==> flow/design.v <==
`timescale 1ns/10ps
module IOTDF( clk, rst, in_en, iot_in, fn_sel, busy, valid, iot_out);
input        clk;
input        rst;
input        in_en;
input  [7:0] iot_in;
input  [2:0] fn_sel;
output     busy;
output reg valid;
output reg [127:0] iot_out;
parameter GRAY2BIN = 3'b001; 
parameter FIR      = 3'b010; 
reg [9:0] counter;
reg [9:0] counter_delay1;
reg [9:0] counter_delay2;
reg [127:0] iot_data;
reg [127:0] prep_to_out;
reg [127:0] prep_to_output;
reg [127:0] wait_to;
always @(posedge clk or posedge rst) begin
    if(rst) begin
        counter <= 0;
    end else if(in_en) begin
        if (counter == 960) counter <= 0;
        else counter <= counter + 1;
    end else begin
        counter <= counter;
    end 
end
always @(posedge clk or posedge rst) begin
    if(rst) begin
        counter_delay1 <= 0;
        counter_delay2 <= 0;
    end else if(in_en) begin
        counter_delay1 <= counter;
        counter_delay2 <= counter_delay1;
    end else begin
        counter_delay1 <= counter_delay1;
        counter_delay2 <= counter_delay2;
    end
end
always @(posedge clk or posedge rst) begin
    if(rst) begin
        iot_data <= 0;
    end else if(in_en) begin
        iot_data[7:0] <= iot_in;
        iot_data[127:8] <= iot_data[119:0];
    end else begin
        iot_data <= iot_data;
    end
end
always @(posedge clk) begin
    if(!rst && in_en) begin
        wait_to <= iot_data;
    end else begin
        wait_to <= wait_to;
    end
end
integer idx;
always @(*) begin
    if(rst) begin
        prep_to_out = 0;
        prep_to_output = 0;
    end else if(in_en) begin
        if(fn_sel == GRAY2BIN) begin
            if (counter_delay1[3:0] == 15) begin
                prep_to_output = 0;
                prep_to_out[127] = iot_data[127];
                for (idx = 126; idx >= 0; idx = idx - 1) begin
                    prep_to_out[idx] = prep_to_out[idx + 1] ^ iot_data[idx];
                end
            end else begin
                prep_to_out = 0;
                prep_to_output = 0;
            end
        end else if(fn_sel == FIR) begin
            if (counter_delay1[3:0] == 15) begin
                prep_to_out = iot_data;
                prep_to_output = 0;
            end else if (counter_delay2[3:0] == 15) begin
                prep_to_out = wait_to;
                prep_to_output[127:120] = (((prep_to_out[127:120] * 8'd5) >> 3)+ 1) >> 1;
                prep_to_output[119:112] = ((((prep_to_out[119:112] * 8'd5)+(prep_to_out[127:120] * 8'd9)) >> 3)+ 1) >> 1;
                prep_to_output[111:104] = ((((prep_to_out[111:104] * 8'd5)+(prep_to_out[119:112] * 8'd9)+(prep_to_out[127:120] * 8'd2)) >>3)+ 1) >> 1;
                prep_to_output[103:96] = ((((prep_to_out[103:96] * 8'd5)+(prep_to_out[111:104] * 8'd9)+(prep_to_out[119:112] * 8'd2)) >>3)+ 1) >> 1;
                prep_to_output[95:88] = ((((prep_to_out[95:88] * 8'd5)+(prep_to_out[103:96] * 8'd9)+(prep_to_out[111:104] * 8'd2)) >>3)+ 1) >> 1;
                prep_to_output[87:80] = ((((prep_to_out[87:80] * 8'd5)+(prep_to_out[95:88] * 8'd9)+(prep_to_out[103:96] * 8'd2)) >>3)+ 1) >> 1;
                prep_to_output[79:72] = ((((prep_to_out[79:72] * 8'd5)+(prep_to_out[87:80] * 8'd9)+(prep_to_out[95:88] * 8'd2)) >>3)+ 1) >> 1;
                prep_to_output[71:64] = ((((prep_to_out[71:64] * 8'd5)+(prep_to_out[79:72] * 8'd9)+(prep_to_out[87:80] * 8'd2)) >>3)+ 1) >> 1;
                prep_to_output[63:56] = ((((prep_to_out[63:56] * 8'd5)+(prep_to_out[71:64] * 8'd9)+(prep_to_out[79:72] * 8'd2)) >>3)+ 1) >> 1;
                prep_to_output[55:48] = ((((prep_to_out[55:48] * 8'd5)+(prep_to_out[63:56] * 8'd9)+(prep_to_out[71:64] * 8'd2)) >>3)+ 1) >> 1;
                prep_to_output[47:40] = ((((prep_to_out[47:40] * 8'd5)+(prep_to_out[55:48] * 8'd9)+(prep_to_out[63:56] * 8'd2)) >>3)+ 1) >> 1;
                prep_to_output[39:32] = ((((prep_to_out[39:32] * 8'd5)+(prep_to_out[47:40] * 8'd9)+(prep_to_out[55:48] * 8'd2)) >>3)+ 1) >> 1;
                prep_to_output[31:24] = ((((prep_to_out[31:24] * 8'd5)+(prep_to_out[39:32] * 8'd9)+(prep_to_out[47:40] * 8'd2)) >>3)+ 1) >> 1;
                prep_to_output[23:16] = ((((prep_to_out[23:16] * 8'd5)+(prep_to_out[31:24] * 8'd9)+(prep_to_out[39:32] * 8'd2)) >>3)+ 1) >> 1;
                prep_to_output[15:8] = ((((prep_to_out[15:8] * 8'd5)+(prep_to_out[23:16] * 8'd9)+(prep_to_out[31:24] * 8'd2)) >>3)+ 1) >> 1;
                prep_to_output[7:0] = ((((prep_to_out[7:0] * 8'd5)+(prep_to_out[15:8] * 8'd9)+(prep_to_out[23:16] * 8'd2)) >>3)+ 1) >> 1;
            end else begin
                prep_to_out = 0;
                prep_to_output = 0;
            end
        end else begin
            prep_to_out = 0;
            prep_to_output = 0;
        end
    end else begin
        prep_to_out = 0;
        prep_to_output = 0;
    end
end
assign busy = 0;
always @(posedge clk or posedge rst) begin
    if(rst) begin
        valid <= 0;
    end else if(in_en) begin
        case(fn_sel)
            GRAY2BIN: begin
                if (counter_delay1[3:0] == 15) begin
                    valid <= 1;
                end else begin
                    valid <= 0;
                end
            end
            FIR: begin
                if (counter_delay2[3:0] == 15) begin
                    valid <= 1;
                end else begin
                    valid <= 0;
                end
            end
            default: begin
                valid <= 0;
            end
        endcase
    end
end
always @(posedge clk or posedge rst) begin
    if(rst) begin
        iot_out <= 0;
    end else if(in_en) begin
        case(fn_sel)
            GRAY2BIN: begin
                if (counter_delay1[3:0] == 15) begin
                    iot_out <= prep_to_out;
                end
            end
            FIR: begin
                if (counter_delay2[3:0] == 15) begin
                    iot_out <= prep_to_output;
                end 
            end
            default: begin
                iot_out <= 1'b0;
            end
        endcase
    end
end
endmodule
Settings: LEC_CHECK=0, ABC_AREA=1, CAP_MARGIN=20, CORE_MARGIN=2, CORE_UTILIZATION=70, CTS_CLUSTER_DIAMETER=314, CTS_CLUSTER_SIZE=13, MAX_ROUTING_LAYER=met4, PLACE_DENSITY_LB_ADDON=0.25, SLEW_MARGIN=20; clock period 4.37 ns.
run.sh (not shown) runs the stock make flow with config.mk's settings and CLKGATE_MAP_FILE=.
The baseline died in global routing, error GRT-0232.
Next try:
--- a/flow/config.mk
+++ b/flow/config.mk
@@ -8 +7,0 @@
-export ABC_AREA = 1
@@ -11,3 +10 @@
-export CORE_UTILIZATION = 70
-export CTS_CLUSTER_DIAMETER = 314
-export CTS_CLUSTER_SIZE = 13
+export CORE_UTILIZATION = 67
@@ -15 +12 @@
-export PLACE_DENSITY_LB_ADDON = 0.25
+export PLACE_DENSITY = 0.6
Now the flow completed, yet does not pass: setup timing.
Die size increases by about 1.7%.
Synthesized cell count fell by about 20%.
Area after synthesis drops by 2.6%.
Next try:
--- a/flow/config.mk
+++ b/flow/config.mk
@@ -10,2 +10 @@
-export CORE_UTILIZATION = 67
-export MAX_ROUTING_LAYER = met4
+export CORE_UTILIZATION = 40
==> flow/constraint.sdc (replaced) <==
create_clock -name core_clock -period 5.16 [get_ports {clk}]
set_input_delay 1.0320 -clock core_clock [delete_from_list [all_inputs] [get_ports {clk}]]
set_output_delay 1.0320 -clock core_clock [all_outputs]
set_load 0.01 [all_outputs]
Outcome: This time the run went through all stages and came out clean. Wire length drops by about 16%. Utilization drops by 40 points. Cell area drops by about 11%. Clock-buffer cell count climbs by 3. Synthesized area is unchanged. Setup slack is better by 670 ps. Non-clock buffer count drops by 400. Die size climbs by 66%.


RTL: the design.v shown in full above, as it stands there.
Settings: LEC_CHECK=0, ABC_AREA=1, CAP_MARGIN=20, CORE_ASPECT_RATIO=0.5, CORE_MARGIN=8, CORE_UTILIZATION=72, CTS_CLUSTER_DIAMETER=294, CTS_CLUSTER_SIZE=76, GPL_ROUTABILITY_DRIVEN=0, HOLD_SLACK_MARGIN=0.13, PLACE_DENSITY=0.89, SETUP_SLACK_MARGIN=-0.95, SLEW_MARGIN=40, TNS_END_PERCENT=5; clock period 10.0 ns.
The first run aborted during global routing (ODB-0269).
==> next run, changes <==
ABC_AREA = not set   (was 1)
CORE_ASPECT_RATIO = not set   (was 0.5)
CORE_MARGIN = 2   (was 8)
CORE_UTILIZATION = 65   (was 72)
CTS_CLUSTER_DIAMETER = not set   (was 294)
CTS_CLUSTER_SIZE = 54   (was 76)
GPL_ROUTABILITY_DRIVEN = not set   (was 0)
HOLD_SLACK_MARGIN = not set   (was 0.13)
PLACE_DENSITY = 0.6   (was 0.89)
SETUP_SLACK_MARGIN = -0.38   (was -0.95)
SLEW_MARGIN = 20   (was 40)
clock period = 6.86 ns   (was 10.0 ns; I/O delays follow)
The new run passed the timing, design-rule and antenna checks.
Synthesized cell count is lower by 21%.
Die area is lower by about 3.5%.
Synthesized area is lower by about 2.6%.
==> next run, changes <==
CORE_UTILIZATION = 71   (was 65)
CTS_CLUSTER_SIZE = 36   (was 54)
MAX_ROUTING_LAYER = met4   (was not set)
PLACE_DENSITY = not set   (was 0.6)
SETUP_SLACK_MARGIN = not set   (was -0.38)
TNS_END_PERCENT = not set   (was 5)
clock period = 4.41 ns   (was 6.86 ns; I/O delays follow)
Outcome:
- The new run reached the layout checks and failed them: setup timing
- non-clock buffer count came out higher by 366
- wire length came out higher by 26%
- synthesized area stays the same
==> next run, changes <==
CTS_CLUSTER_SIZE = 13   (was 36)
PLACE_DENSITY_LB_ADDON = 0.25   (was not set)
clock period = 4.37 ns   (was 4.41 ns; I/O delays follow)
After rerunning:
- The changed run finished but failed the layout checks on setup timing
- non-clock buffer count is higher by 111
- routed wire length increases by about 13%
- clock skew rises by 0.0073 ns


juniper:
Starts from the design.v that is shown in full above.
clock: 5.95 ns
lec_check: 0
cap_margin: 0
core_margin: 2
core_utilization: 72
cts_cluster_diameter: 397
place_density: 0.6
setup_slack_margin: 1.78
slew_margin: 20
juniper reached the final stage; the timing, design-rule and antenna checks on its layout passed.
Here is what was changed in the inputs of pepper compared with juniper.
- a change of CAP_MARGIN from 0 to 20
- a deleted SETUP_SLACK_MARGIN that had been 1.78
- an added CTS_CLUSTER_SIZE of 41
- an added MAX_ROUTING_LAYER of met4
- a change of CTS_CLUSTER_DIAMETER from 397 to 29
- a change of the clock period (ns, I/O delays scaled along) from 5.95 to 4.42
==> comparison <==
pepper: aborted in global routing (5_1_grt) (tool error). juniper -> pepper: area of the synthesized netlist per yosys stat delta 0, exact match. Comparing juniper against pepper, there is no change at all in die size. The global placement routability congestion in pepper was higher than what juniper gave.
The following lists how nickel was set up differently from pepper:
- CORE_UTILIZATION: 72 -> 71
- CTS_CLUSTER_DIAMETER: 29 -> unset
- CTS_CLUSTER_SIZE: 41 -> 39
- CAP_MARGIN: 20 -> 30
- PLACE_DENSITY: 0.6 -> unset
- the clock period (ns, I/O delays scaled along): 4.42 -> 4.5
Notes after the runs:
- Although it ran to completion, nickel produced a layout that fails the final checks because of negative setup slack.
- Between pepper and nickel, the count of library flops with an enable pin does not differ in any meaningful way.
- Die span in x for nickel: about 0.7% up relative to pepper
- Number of buffers inserted to repair setup after CTS (higher): pepper
- Cmp nickel and pepper / vertical die size / higher: nickel
What amber does differently from nickel at the input level:
- clearing MAX_ROUTING_LAYER, which used to be met4
- swapping 30 for 20 in CAP_MARGIN
- clearing CTS_CLUSTER_SIZE, which used to be 39
- putting SETUP_SLACK_MARGIN at 1.52 where nothing was set
- swapping 71 for 48 in CORE_UTILIZATION
- swapping 4.5 for 5.21 in the clock period (ns, I/O delays scaled along)
amber: flow completed, timing, DRC and antenna clean. For nickel, the cell with the biggest individual delay on the critical path was fa_1, unlike amber, where it was edfxtp_1. Of amber and nickel, the run reporting the higher critical path required time was amber. amber vs nickel — count of clock-buffer cells in the layout dropped 5. amber against nickel: number of tap cells inserted rose by 44%; post-route clock period utilization fell by 20 points. Reported for amber and nickel, number of multi-input logic gates turned out identical to the last digit. On count of input and output buffers, amber and nickel are neck and neck. Comparing via count of the first global-routing pass for amber and nickel, the smaller number came from amber.


Starts from the design.v that is shown in full above.
==> flow/config.mk <==
export PLATFORM = sky130hd
export DESIGN_NAME = IOTDF
export DESIGN_NICKNAME = IOTDF
export VERILOG_FILES = /design/flow/design.v
export SDC_FILE = /design/flow/constraint.sdc
export NUM_CORES = 4
export LEC_CHECK = 0
export CAP_MARGIN = 20
export CORE_MARGIN = 2
export CORE_UTILIZATION = 71
export CTS_CLUSTER_SIZE = 33
export SLEW_MARGIN = 20
==> flow/constraint.sdc <==
create_clock -name core_clock -period 4.75 [get_ports {clk}]
set_input_delay 0.9500 -clock core_clock [delete_from_list [all_inputs] [get_ports {clk}]]
set_output_delay 0.9500 -clock core_clock [all_outputs]
set_load 0.01 [all_outputs]
Then changed:
--- a/flow/config.mk
+++ b/flow/config.mk
@@ -7,6 +7,9 @@
 export LEC_CHECK = 0
-export CAP_MARGIN = 20
+export CAP_MARGIN = 30
 export CORE_MARGIN = 2
 export CORE_UTILIZATION = 71
-export CTS_CLUSTER_SIZE = 33
+export CTS_CLUSTER_DIAMETER = 29
+export CTS_CLUSTER_SIZE = 39
+export MAX_ROUTING_LAYER = met4
+export SETUP_SLACK_MARGIN = 1.23
 export SLEW_MARGIN = 20
==> flow/constraint.sdc (replaced) <==
create_clock -name core_clock -period 4.5 [get_ports {clk}]
set_input_delay 0.9000 -clock core_clock [delete_from_list [all_inputs] [get_ports {clk}]]
set_output_delay 0.9000 -clock core_clock [all_outputs]
set_load 0.01 [all_outputs]
After rerunning: This time the run did not get past 5_1_grt, error DPL-0038. Die size does not change. Area after synthesis stays the same. Synthesized cell count stays the same.


== job 101 ==
RTL: the design.v shown in full above, as it stands there.
clock: 6.86 ns
lec_check: 0
cap_margin: 20
core_margin: 2
core_utilization: 66
cts_cluster_size: 54
hold_slack_margin: -0.08
place_density: 0.6
setup_slack_margin: 1.74
slew_margin: 20
tns_end_percent: 5
Inputs modified between job 101 and job 102:
# job 101
export LEC_CHECK = 0
export CAP_MARGIN = 20
export CORE_MARGIN = 2
export CORE_UTILIZATION = 66
export CTS_CLUSTER_SIZE = 54
export HOLD_SLACK_MARGIN = -0.08
export PLACE_DENSITY = 0.6
export SETUP_SLACK_MARGIN = 1.74
export SLEW_MARGIN = 20
export TNS_END_PERCENT = 5
create_clock -name core_clock -period 6.86 [get_ports {clk}]
# job 102
export LEC_CHECK = 0
export CAP_MARGIN = 20
export CORE_MARGIN = 2
export CORE_UTILIZATION = 40
export PLACE_DENSITY = 0.6
export SLEW_MARGIN = 20
create_clock -name core_clock -period 10.0 [get_ports {clk}]
Results
Compared with job 101, number of clock buffer instances in the layout in job 102 decreased by a few percent. [job 102 vs job 101] standard-cell row count: higher in job 102. Filler cell count delta for job 102 relative to job 101: about 120% higher. From job 101 to job 102 the numbers moved as follows: non-clock buffer count shrank by 6; floorplan core density shrank by 26 points.
Edits applied to the flow inputs when going from job 102 to job 103:
# job 102
export LEC_CHECK = 0
export CAP_MARGIN = 20
export CORE_MARGIN = 2
export CORE_UTILIZATION = 40
export PLACE_DENSITY = 0.6
export SLEW_MARGIN = 20
create_clock -name core_clock -period 10.0 [get_ports {clk}]
# job 103
export LEC_CHECK = 0
export ABC_AREA = 1
export CAP_MARGIN = 20
export CORE_ASPECT_RATIO = 0.5
export CORE_MARGIN = 8
export CORE_UTILIZATION = 72
export CTS_CLUSTER_DIAMETER = 294
export CTS_CLUSTER_SIZE = 76
export GPL_ROUTABILITY_DRIVEN = 0
export HOLD_SLACK_MARGIN = 0.13
export PLACE_DENSITY = 0.89
export SETUP_SLACK_MARGIN = 0.54
export SLEW_MARGIN = 40
export TNS_END_PERCENT = 5
create_clock -name core_clock -period 10.0 [get_ports {clk}]
Results
Job 103 — total setup buffers inserted after CTS 45 higher, job 102 as reference. Summary of job 103 over job 102: post-synthesis xor/xnor area fraction down 9.4 points, die span in x up about 11%, core footprint down 37000 µm², total cell area reported by yosys after synthesis up 2.7%, number of cell instances after yosys synthesis up 833. Summary of job 103 over job 102: cell count after placement higher; area share of fa/ha/maj cells after synthesis lower. Compared with job 102, job 103 shows a lower distinct cell type count of the synthesized netlist. global routing (5_1_grt): job 103 exited with error. Between job 103 and job 102, it is job 103 whose combined area of all synthesized cells is higher, by 950 µm².
The inputs of job 104 differ from those of job 103 as listed below.
# job 103
export LEC_CHECK = 0
export ABC_AREA = 1
export CAP_MARGIN = 20
export CORE_ASPECT_RATIO = 0.5
export CORE_MARGIN = 8
export CORE_UTILIZATION = 72
export CTS_CLUSTER_DIAMETER = 294
export CTS_CLUSTER_SIZE = 76
export GPL_ROUTABILITY_DRIVEN = 0
export HOLD_SLACK_MARGIN = 0.13
export PLACE_DENSITY = 0.89
export SETUP_SLACK_MARGIN = 0.54
export SLEW_MARGIN = 40
export TNS_END_PERCENT = 5
create_clock -name core_clock -period 10.0 [get_ports {clk}]
# job 104
export LEC_CHECK = 0
export CAP_MARGIN = 20
export CORE_MARGIN = 2
export CORE_UTILIZATION = 40
export CTS_CLUSTER_SIZE = 87
export GPL_ROUTABILITY_DRIVEN = 0
export GPL_TIMING_DRIVEN = 0
export PLACE_DENSITY = 0.6
export SLEW_MARGIN = 20
create_clock -name core_clock -period 10.0 [get_ports {clk}]
[summary]
- Job 104 closes out successfully: all stages finished, all timing, DRC and antenna checks passed.
- Pre-CTS worst setup slack (lower): job 103
- Job 104 vs job 103: cell count listed in synth_stat.txt down in job 104
- Async set-reset flop share out of synthesis across job 104 and job 103: no real change.
- Effective utilization at floorplan for job 104: 32 points down relative to job 103
- From job 103 to job 104 the numbers moved as follows: area after synthesis saw a decrease, number of distinct standard cells referenced by the synthesized netlist saw an increase, placed wire-length estimate after detailed placement saw a decrease.
diff inputs: job 104 => job 105
# job 104
export LEC_CHECK = 0
export CAP_MARGIN = 20
export CORE_MARGIN = 2
export CORE_UTILIZATION = 40
export CTS_CLUSTER_SIZE = 87
export GPL_ROUTABILITY_DRIVEN = 0
export GPL_TIMING_DRIVEN = 0
export PLACE_DENSITY = 0.6
export SLEW_MARGIN = 20
create_clock -name core_clock -period 10.0 [get_ports {clk}]
# job 105
export LEC_CHECK = 0
export ABC_AREA = 1
export CAP_MARGIN = 20
export CORE_MARGIN = 8
export CORE_UTILIZATION = 72
export CTS_CLUSTER_DIAMETER = 294
export CTS_CLUSTER_SIZE = 76
export GPL_ROUTABILITY_DRIVEN = 0
export HOLD_SLACK_MARGIN = 0.13
export PLACE_DENSITY = 0.89
export SETUP_SLACK_MARGIN = -0.95
export SLEW_MARGIN = 20
export TNS_END_PERCENT = 80
create_clock -name core_clock -period 10.0 [get_ports {clk}]
==> comparison <==
Run status, job 105: aborted in global routing (5_1_grt), error GRT-0232. Between job 105 and job 104, it is job 105 whose fraction of the mapped netlist area in compound gates is higher, by 1.5 points. The cell area after technology mapping of job 105 was inferior to that of job 104. The count of cell types in the netlist number comes out lower for job 105 vs job 104. Delta (job 105 minus job 104): placed cell area +4.3%; number of clock buffers inserted by TritonCTS -40; total die size -36%. Of job 105 and job 104, the higher adder and majority gate portion of the synthesized area belongs to job 104. Job 105 vs job 104 — overall die width dropped by more than 10%.
